Design ted, start of the top module:
module ted
(
	input         clk,				 
	input         reset,
	input  [15:0] addr_in,
	output [15:0] addr_out,
	input   [7:0] data_in,
	output  [7:0] data_out,
	input         rw,
	output        cpuclk,			 
	output  [6:0] color,				 
	output        csync,
	output reg    hsync,
	output reg    vsync,
	output reg    hblank,
	output reg    vblank_out,
	input         wide,
	output        ce_pix,
	output        irq,
	output        ba,
	output reg    cs_io,
	output reg    cs_ram,
	output reg    cs0,
	output reg    cs1,
	output reg    aec,
	output  [4:0] snd,
	output        pal,
	input   [7:0] k,
	input   [1:0] tvmode,
	output        cpuenable			 
);
Size: about 6600 cells after synthesis, roughly 1200 flip-flops, ~90 I/O pins.
make LEC_CHECK=0 ABC_AREA=0 CAP_MARGIN=15 CORE_ASPECT_RATIO=1.5 CORE_MARGIN=3 CORE_UTILIZATION=39 CTS_CLUSTER_SIZE=14 GPL_ROUTABILITY_DRIVEN=0 HOLD_SLACK_MARGIN=0.22 MAX_ROUTING_LAYER=met4 SLEW_MARGIN=35 TNS_END_PERCENT=25 finish   # period 10.0 ns
run.sh (not shown) runs the stock make flow with config.mk's settings and CLKGATE_MAP_FILE=.
The starting point completed without violations.
Edit:
- CAP_MARGIN: 15 -> 10
- CORE_UTILIZATION: 39 -> 65
- GPL_ROUTABILITY_DRIVEN: 0 -> default
- TNS_END_PERCENT: 25 -> 35
After rerunning: The new run completed without violations. Final area is lower by 2.1%. Power is lower by 3.2%. Setup slack gets better by 0.15 ns. Worst hold slack is about the same. Clock-buffer cell count is lower by 9. Synthesized area does not change. Register-to-register slack gets better by 0.51 ns. Sequential power barely changes.
Edit:
- ABC_AREA: 0 -> 1
- CAP_MARGIN: 10 -> 20
- CORE_UTILIZATION: 65 -> 37
- CTS_CLUSTER_SIZE: 14 -> 73
- HOLD_SLACK_MARGIN: 0.22 -> default
- SLEW_MARGIN: 35 -> 20
- TNS_END_PERCENT: 35 -> default
Global-route usage goes down by 15 points.
Die size went up by about 70%.
Wire length goes up by about 10%.
Worst hold slack barely changes.
Design area goes up by 2.6%.
Register-to-register slack loses 0.27 ns.
Core utilization came out lower by 30 points.
Worst setup slack got worse by 0.32 ns.
Power grows by about 7%.

---

== run 1 ==
ted again, from the RTL that the note above started with.
// ted
module ted
(
	input         clk,				 
	input         reset,
	input  [15:0] addr_in,
	output [15:0] addr_out,
	input   [7:0] data_in,
	output  [7:0] data_out,
	input         rw,
	output        cpuclk,			 
	output  [6:0] color,				 
	output        csync,
	output reg    hsync,
	output reg    vsync,
	output reg    hblank,
	output reg    vblank_out,
	input         wide,
	output        ce_pix,
	output        irq,
	output        ba,
	output reg    cs_io,
	output reg    cs_ram,
	output reg    cs0,
	output reg    cs1,
	output reg    aec,
	output  [4:0] snd,
	output        pal,
	input   [7:0] k,
	input   [1:0] tvmode,
	output        cpuenable			 
);
parameter TIMER1LO=6'h00;
parameter TIMER1HI=6'h01;
parameter TIMER2LO=6'h02;
parameter TIMER2HI=6'h03;
parameter TIMER3LO=6'h04;
parameter TIMER3HI=6'h05;
parameter CONTROL1=6'h06;
parameter CONTROL2=6'h07;
parameter KEYLATCH=6'h08;
parameter IRQ		=6'h09;
parameter IRQEN	=6'h0A;
parameter RASTER	=6'h0B;
parameter CURPOSHI=6'h0C;
parameter CURPOSLO=6'h0D;
parameter CH1FREQLO=6'h0E;
parameter CH2FREQLO=6'h0F;
parameter CH2FREQHI=6'h10;
  ...
Settings: LEC_CHECK=0, CAP_MARGIN=25, CORE_ASPECT_RATIO=1.37, CORE_MARGIN=2, CORE_UTILIZATION=72, CTS_CLUSTER_DIAMETER=396, GPL_TIMING_DRIVEN=1, MAX_ROUTING_LAYER=met5, PLACE_DENSITY=0.66, SETUP_SLACK_MARGIN=0.41, SLEW_MARGIN=20, TNS_END_PERCENT=25; clock period 3.34 ns.
Looking at the reports, run 1 completed the entire flow and the layout it produced met the timing, DRC and antenna checks.
The inputs of run 2 differ from those of run 1 as listed below.
- a deleted MAX_ROUTING_LAYER that had been met5
- a change of CORE_UTILIZATION from 72 to 40
- a change of CAP_MARGIN from 25 to 20
- a deleted CTS_CLUSTER_DIAMETER that had been 396
- a deleted TNS_END_PERCENT that had been 25
- a deleted PLACE_DENSITY that had been 0.66
- a deleted GPL_TIMING_DRIVEN that had been 1
- a deleted SETUP_SLACK_MARGIN that had been 0.41
- a deleted CORE_ASPECT_RATIO that had been 1.37
- a change of the clock period (ns, I/O delays scaled along) from 3.34 to 5.95
## What came out
Run 2 completed end to end with timing, DRC and antenna clean.
Summary of run 2 over run 1: cell count of the worst hold path fell 1, sum of internal, switching and leakage power fell 39%, hold buffer count at CTS about even.
For run 3, these inputs were changed with respect to run 2:
- CORE_UTILIZATION now 59, was 40
- the clock period (ns, I/O delays scaled along) now 5.27, was 5.95
Notes after the runs:
No run among run 2 and run 3 stopped early or left any final violation; all are clean.
Cmp run 2 and run 3 / iteration tally of the first detailed-router pass / lower: run 3
In the tables for run 2 and run 3, met3 demand-to-capacity share in global routing reads lower with run 2.
Run 3 vs run 2, global-route track usage on met1 went up by 9.0 points.
Compared to run 2, run 3 has relative max-transition margin 7.3 points higher.
Run 3: horizontal die dimension lower than run 2
Diff run 2 -> run 3 | routed wire length | down by a few percent
Diff run 2 and run 3: combinational cell power lower in run 2
Run 3 ends up with a placed cell area that is 450 sq um lower than in run 2.
Lower number of antenna violations at the first check in global routing was reported by run 3, not run 2.
Changes observed in run 3 relative to run 2: total of plain and repair buffers excluding clock buffers now sits higher, final cell area excluding filler cells lost 1.9%.
The inputs of run 4 differ from those of run 3 as listed below.
- CORE_UTILIZATION now 14, was 59
- the clock period (ns, I/O delays scaled along) now 15.0, was 5.27
Findings:
- Run 4 vs run 3 — area added between synthesis and finish rose 8.0 points.
- In run 4, the worst setup slack before clock tree synthesis came out 7.07 ns above the value in run 3.
- Run 4 vs. run 3: wire length on met3 lost 400 um; final core utilization moved down; last weighted congestion value of the routability-driven placer decreased by 0.079 relative to the old numbers; total placed instance area now larger; number of standard-cell rows in the floorplan rose by 114.
- Relative to run 3, the total detailed-routing wirelength measured on run 4 has increased by a little under 10%.
- Between run 4 and run 3, floorplan die height is higher for run 4, run 3 comes in under that.
- Reported for run 4 and run 3, global route total overflow turned out identical to the last digit.
- Sequential share of layout area, run 4 and run 3, higher one = run 3.

---

## try-nickel
Starting RTL as in the previous note.
clock: 3.34 ns
lec_check: 0
cap_margin: 0
core_aspect_ratio: 0.67
core_margin: 2
core_utilization: 72
cts_cluster_diameter: 29
gpl_timing_driven: 1
max_routing_layer: met5
place_density: 0.66
setup_slack_margin: 0.41
slew_margin: 20
tns_end_percent: 25
[inputs] try-garnet vs try-nickel
# try-nickel
export LEC_CHECK = 0
export CAP_MARGIN = 0
export CORE_ASPECT_RATIO = 0.67
export CORE_MARGIN = 2
export CORE_UTILIZATION = 72
export CTS_CLUSTER_DIAMETER = 29
export GPL_TIMING_DRIVEN = 1
export MAX_ROUTING_LAYER = met5
export PLACE_DENSITY = 0.66
export SETUP_SLACK_MARGIN = 0.41
export SLEW_MARGIN = 20
export TNS_END_PERCENT = 25
create_clock -name core_clock -period 3.34 [get_ports {clk}]
# try-garnet
export LEC_CHECK = 0
export CAP_MARGIN = 25
export CORE_ASPECT_RATIO = 0.67
export CORE_MARGIN = 2
export CORE_UTILIZATION = 72
export CTS_CLUSTER_DIAMETER = 174
export GPL_TIMING_DRIVEN = 1
export MAX_ROUTING_LAYER = met5
export PLACE_DENSITY = 0.66
export SETUP_SLACK_MARGIN = 0.41
export SLEW_MARGIN = 20
export TNS_END_PERCENT = 25
create_clock -name core_clock -period 3.34 [get_ports {clk}]
## What came out
Compared to try-nickel, try-garnet has clock skew 0.028 ns higher. Compared with try-nickel, in try-garnet first-iteration DRC count shows a reduction of 13%, number of unique standard cell types used by synthesis closely matched the old numbers, tally of clock buffers in the finished layout shrank by 15%. | sequential share of layout area | try-garnet vs try-nickel | 1.2 points higher |. Looking at time the worst path needs with I/O delays and setup, try-garnet sits 0.059 ns lower than try-nickel does.
> inputs changed (try-garnet -> try-indigo)
# try-garnet
export LEC_CHECK = 0
export CAP_MARGIN = 25
export CORE_ASPECT_RATIO = 0.67
export CORE_MARGIN = 2
export CORE_UTILIZATION = 72
export CTS_CLUSTER_DIAMETER = 174
export GPL_TIMING_DRIVEN = 1
export MAX_ROUTING_LAYER = met5
export PLACE_DENSITY = 0.66
export SETUP_SLACK_MARGIN = 0.41
export SLEW_MARGIN = 20
export TNS_END_PERCENT = 25
create_clock -name core_clock -period 3.34 [get_ports {clk}]
# try-indigo
export LEC_CHECK = 0
export CAP_MARGIN = 25
export CORE_ASPECT_RATIO = 0.67
export CORE_MARGIN = 2
export CORE_UTILIZATION = 24
export CTS_CLUSTER_DIAMETER = 174
export GPL_TIMING_DRIVEN = 0
export MAX_ROUTING_LAYER = met5
export PLACE_DENSITY = 0.37
export SETUP_SLACK_MARGIN = 1.88
export SLEW_MARGIN = 20
export TNS_END_PERCENT = 25
create_clock -name core_clock -period 6.91 [get_ports {clk}]
Findings:
Diff try-indigo and try-garnet: combinational logic power lower in try-indigo
try-indigo finished end to end and its layout was clean on timing, DRC and antenna.
Post-route non-filler standard cell count, try-indigo and try-garnet, higher one = try-indigo.
NOTE routed wire length try-garnet->try-indigo increased by more than a quarter
For try-garnet, the critical path class was flip-flop to output port, unlike try-indigo, where it was primary input to flip-flop.
NOTE count of standard-cell rows try-garnet->try-indigo increased by more than half
In the flow results for try-indigo and try-garnet, the net switching component of the power is smaller on try-indigo.
try-indigo: global-route met1 utilization is 34 points lower than what try-garnet reported.
Compared with try-garnet, try-indigo shows utilization after layout lower by 53 points.
Here is what was changed in the inputs of try-fjord compared with try-indigo.
# try-indigo
export LEC_CHECK = 0
export CAP_MARGIN = 25
export CORE_ASPECT_RATIO = 0.67
export CORE_MARGIN = 2
export CORE_UTILIZATION = 24
export CTS_CLUSTER_DIAMETER = 174
export GPL_TIMING_DRIVEN = 0
export MAX_ROUTING_LAYER = met5
export PLACE_DENSITY = 0.37
export SETUP_SLACK_MARGIN = 1.88
export SLEW_MARGIN = 20
export TNS_END_PERCENT = 25
create_clock -name core_clock -period 6.91 [get_ports {clk}]
# try-fjord
export LEC_CHECK = 0
export CAP_MARGIN = 20
export CORE_MARGIN = 2
export CORE_UTILIZATION = 40
export SLEW_MARGIN = 20
create_clock -name core_clock -period 3.5 [get_ports {clk}]
Results
try-fjord was carried through to the last stage, and its layout satisfied the timing, DRC and antenna checks.
In try-fjord, final design instance area without fill is lower than in try-indigo.
try-indigo was routed with more vias than try-fjord.
Non-clock buffer contribution to total cell area, try-indigo and try-fjord, lower one = try-indigo.
> inputs changed (try-fjord -> try-willow)
# try-fjord
export LEC_CHECK = 0
export CAP_MARGIN = 20
export CORE_MARGIN = 2
export CORE_UTILIZATION = 40
export SLEW_MARGIN = 20
create_clock -name core_clock -period 3.5 [get_ports {clk}]
# try-willow
export LEC_CHECK = 0
export CAP_MARGIN = 20
export CORE_MARGIN = 2
export CORE_UTILIZATION = 70
export SETUP_SLACK_MARGIN = 0.5
export SLEW_MARGIN = 20
create_clock -name core_clock -period 3.73 [get_ports {clk}]
## What came out
- try-fjord → try-willow: critical path depth rose by 5, flip-flop and latch share of the layout cell area rose by 1.3 points, wire length of the first global-routing pass rose by 5.4%, cell count fell by about 10%.
- Delta (try-willow minus try-fjord): global-route usage saw an increase, count of clock-buffer cells in the layout saw a decrease.
#### Input delta (try-yarrow over try-willow)
# try-willow
export LEC_CHECK = 0
export CAP_MARGIN = 20
export CORE_MARGIN = 2
export CORE_UTILIZATION = 70
export SETUP_SLACK_MARGIN = 0.5
export SLEW_MARGIN = 20
create_clock -name core_clock -period 3.73 [get_ports {clk}]
# try-yarrow
export LEC_CHECK = 0
export CAP_MARGIN = 20
export CORE_MARGIN = 2
export CORE_UTILIZATION = 59
export SLEW_MARGIN = 20
create_clock -name core_clock -period 4.54 [get_ports {clk}]
--- outcome ---
try-yarrow vs try-willow, register-to-register slack went up by 0.16 ns. Comparing try-willow and try-yarrow, the higher net total in the final layout was measured on try-willow. Detail-routed via count per cell ended up 0.74 lower on try-yarrow than on try-willow. Between try-willow and try-yarrow, wire length is higher for try-willow, try-yarrow comes in under that.

---

== amber ==
ted again, from the RTL that the note above started with.
==> flow/config.mk <==
export PLATFORM = sky130hd
export DESIGN_NAME = ted
export DESIGN_NICKNAME = ted
export VERILOG_FILES = /design/flow/design.v
export SDC_FILE = /design/flow/constraint.sdc
export NUM_CORES = 4
export LEC_CHECK = 0
export CAP_MARGIN = 20
export CORE_MARGIN = 2
export CORE_UTILIZATION = 72
export CTS_CLUSTER_SIZE = 49
export MAX_ROUTING_LAYER = met4
export PLACE_DENSITY_LB_ADDON = 0.0
export SETUP_SLACK_MARGIN = 1.74
export SLEW_MARGIN = 20
==> flow/constraint.sdc <==
create_clock -name core_clock -period 6.13 [get_ports {clk}]
set_input_delay 1.2260 -clock core_clock [delete_from_list [all_inputs] [get_ports {clk}]]
set_output_delay 1.2260 -clock core_clock [all_outputs]
set_load 0.01 [all_outputs]
## Diff of input files: ember against amber
# amber
export LEC_CHECK = 0
export CAP_MARGIN = 20
export CORE_MARGIN = 2
export CORE_UTILIZATION = 72
export CTS_CLUSTER_SIZE = 49
export MAX_ROUTING_LAYER = met4
export PLACE_DENSITY_LB_ADDON = 0.0
export SETUP_SLACK_MARGIN = 1.74
export SLEW_MARGIN = 20
create_clock -name core_clock -period 6.13 [get_ports {clk}]
# ember
export LEC_CHECK = 0
export ABC_AREA = 1
export CAP_MARGIN = 20
export CORE_MARGIN = 2
export CORE_UTILIZATION = 62
export SLEW_MARGIN = 20
create_clock -name core_clock -period 8.2 [get_ports {clk}]
==> comparison <==
- Every run in the comparison, amber and ember, completed the flow with a clean layout.
- On share of the final layout cell area in multi-input gates: ember sits below amber.
- When ember is set beside amber, its number of standard cells after synthesis turns out to be about 9% larger.
- amber has a lower total via count in the routed design than ember.
- The final wirelength number comes out higher for ember vs amber.
- ember vs. amber: count of plain and timing-repair buffers went down by about 23%.
- The clock-cell share of area of ember and that of amber are within noise of each other.
- Sort amber and ember by post-layout instance count excluding filler cells asc -> top: amber
- Compared to amber, ember shows a wider setup margin.
- On clock latency of the later-clocked register in the worst-skew pair, ember tracks amber almost exactly.
Input-level comparison between zinc and ember:
# ember
export LEC_CHECK = 0
export ABC_AREA = 1
export CAP_MARGIN = 20
export CORE_MARGIN = 2
export CORE_UTILIZATION = 62
export SLEW_MARGIN = 20
create_clock -name core_clock -period 8.2 [get_ports {clk}]
# zinc
export LEC_CHECK = 0
export CAP_MARGIN = 20
export CORE_MARGIN = 2
export CORE_UTILIZATION = 72
export PLACE_DENSITY_LB_ADDON = 0.0
export SLEW_MARGIN = 20
create_clock -name core_clock -period 6.13 [get_ports {clk}]
Findings:
zinc vs ember, instance tally after logic synthesis went down by 570.
ember vs zinc, endpoint of the most critical setup path: cpuenable vs snd[3]
| design area | zinc vs ember | ≈ equal |
Changes observed in zinc relative to ember: routed wire length decreased about 1.5%; non-filler instance count after layout decreased 789; post-layout utilization of the core increased 10 points; normalized max-slew margin increased 6.4 points.

---

alpha:
Starting RTL as in the previous note.
## ted
module ted
(
	input         clk,				 
	input         reset,
	input  [15:0] addr_in,
	output [15:0] addr_out,
	input   [7:0] data_in,
	output  [7:0] data_out,
	input         rw,
	output        cpuclk,			 
	output  [6:0] color,				 
	output        csync,
	output reg    hsync,
	output reg    vsync,
	output reg    hblank,
	output reg    vblank_out,
	input         wide,
	output        ce_pix,
	output        irq,
	output        ba,
	output reg    cs_io,
	output reg    cs_ram,
	output reg    cs0,
	output reg    cs1,
	output reg    aec,
	output  [4:0] snd,
	output        pal,
	input   [7:0] k,
	input   [1:0] tvmode,
	output        cpuenable			 
);
make LEC_CHECK=0 CAP_MARGIN=15 CORE_ASPECT_RATIO=0.56 CORE_MARGIN=2 CORE_UTILIZATION=50 CTS_CLUSTER_SIZE=43 PLACE_DENSITY_LB_ADDON=0.13 SLEW_MARGIN=20 finish   # period 9.66 ns
Input changes introduced in beta (baseline for comparison: alpha):
--- a/flow/config.mk
+++ b/flow/config.mk
@@ -7,8 +7,6 @@
 export LEC_CHECK = 0
-export CAP_MARGIN = 15
-export CORE_ASPECT_RATIO = 0.56
+export CAP_MARGIN = 20
 export CORE_MARGIN = 2
-export CORE_UTILIZATION = 50
-export CTS_CLUSTER_SIZE = 43
-export PLACE_DENSITY_LB_ADDON = 0.13
+export CORE_UTILIZATION = 40
+export SETUP_SLACK_MARGIN = -0.32
 export SLEW_MARGIN = 20
==> flow/constraint.sdc <==
create_clock -name core_clock -period 5.95 [get_ports {clk}]
set_input_delay 1.1900 -clock core_clock [delete_from_list [all_inputs] [get_ports {clk}]]
set_output_delay 1.1900 -clock core_clock [all_outputs]
set_load 0.01 [all_outputs]
- Comparing beta against alpha, there is no change at all in remaining antenna violation count.
- DRC violation total after the first TritonRoute iteration for beta is lower than for alpha.
- | initial antenna violation count | beta vs alpha | 1 higher |
Edits applied to the flow inputs when going from beta to gamma:
--- a/flow/config.mk
+++ b/flow/config.mk
@@ -10,3 +10,4 @@
 export CORE_UTILIZATION = 40
-export SETUP_SLACK_MARGIN = -0.32
+export CTS_CLUSTER_DIAMETER = 332
+export GPL_TIMING_DRIVEN = 0
 export SLEW_MARGIN = 20
==> flow/constraint.sdc <==
create_clock -name core_clock -period 10.0 [get_ports {clk}]
set_input_delay 2.0000 -clock core_clock [delete_from_list [all_inputs] [get_ports {clk}]]
set_output_delay 2.0000 -clock core_clock [all_outputs]
set_load 0.01 [all_outputs]
Results
- Area growth from synthesis to layout, gamma and beta: lower on beta
- Total number of vias: higher on gamma
- The critical setup path kind comes out in2out in one run and reg2out in the other, namely in gamma and beta respectively.
- Looking only at hold slack, and setting everything else aside, the higher value of gamma and beta goes to gamma.
- Cell area: gamma vs beta up about 1.5%
- The worst-path cell with the longest stage delay comes out clkbuf_1 in one run and clkdlybuf4s50_1 in the other, namely in gamma and beta respectively.
The inputs of delta differ from those of gamma as listed below.
==> flow/config.mk <==
export PLATFORM = sky130hd
export DESIGN_NAME = ted
export DESIGN_NICKNAME = ted
export VERILOG_FILES = /design/flow/design.v
export SDC_FILE = /design/flow/constraint.sdc
export NUM_CORES = 4
export LEC_CHECK = 0
export ABC_AREA = 0
export CAP_MARGIN = 35
export CORE_ASPECT_RATIO = 1.5
export CORE_MARGIN = 3
export CORE_UTILIZATION = 65
export CTS_CLUSTER_SIZE = 73
export HOLD_SLACK_MARGIN = 0.22
export MAX_ROUTING_LAYER = met4
export SLEW_MARGIN = 35
export TNS_END_PERCENT = 35
--- outcome ---
Combinational power share, gamma and delta, lower one = delta. delta vs gamma: final worst-path cycle share down. Power: delta draws less than gamma.
Inputs modified between delta and epsilon:
==> flow/config.mk <==
export PLATFORM = sky130hd
export DESIGN_NAME = ted
export DESIGN_NICKNAME = ted
export VERILOG_FILES = /design/flow/design.v
export SDC_FILE = /design/flow/constraint.sdc
export NUM_CORES = 4
export LEC_CHECK = 0
export ABC_AREA = 1
export CAP_MARGIN = 20
export CORE_MARGIN = 2
export CORE_UTILIZATION = 40
export CTS_CLUSTER_DIAMETER = 332
export GPL_TIMING_DRIVEN = 0
export SETUP_SLACK_MARGIN = 1.83
export SLEW_MARGIN = 35
epsilon reached the end of the flow, and the finished layout is clean on the timing, DRC and antenna checks.
Comparing count of H-tree levels built during CTS for epsilon and delta, the smaller number came from delta.
Diff delta -> epsilon | power | up by more than 10%
epsilon vs delta — multi-input logic portion of the cell area dropped 5.0 points.
Looking at post-synthesis compound-gate area fraction, epsilon sits 0.93 points higher than delta does.
Power and IR drop assume default switching activity.
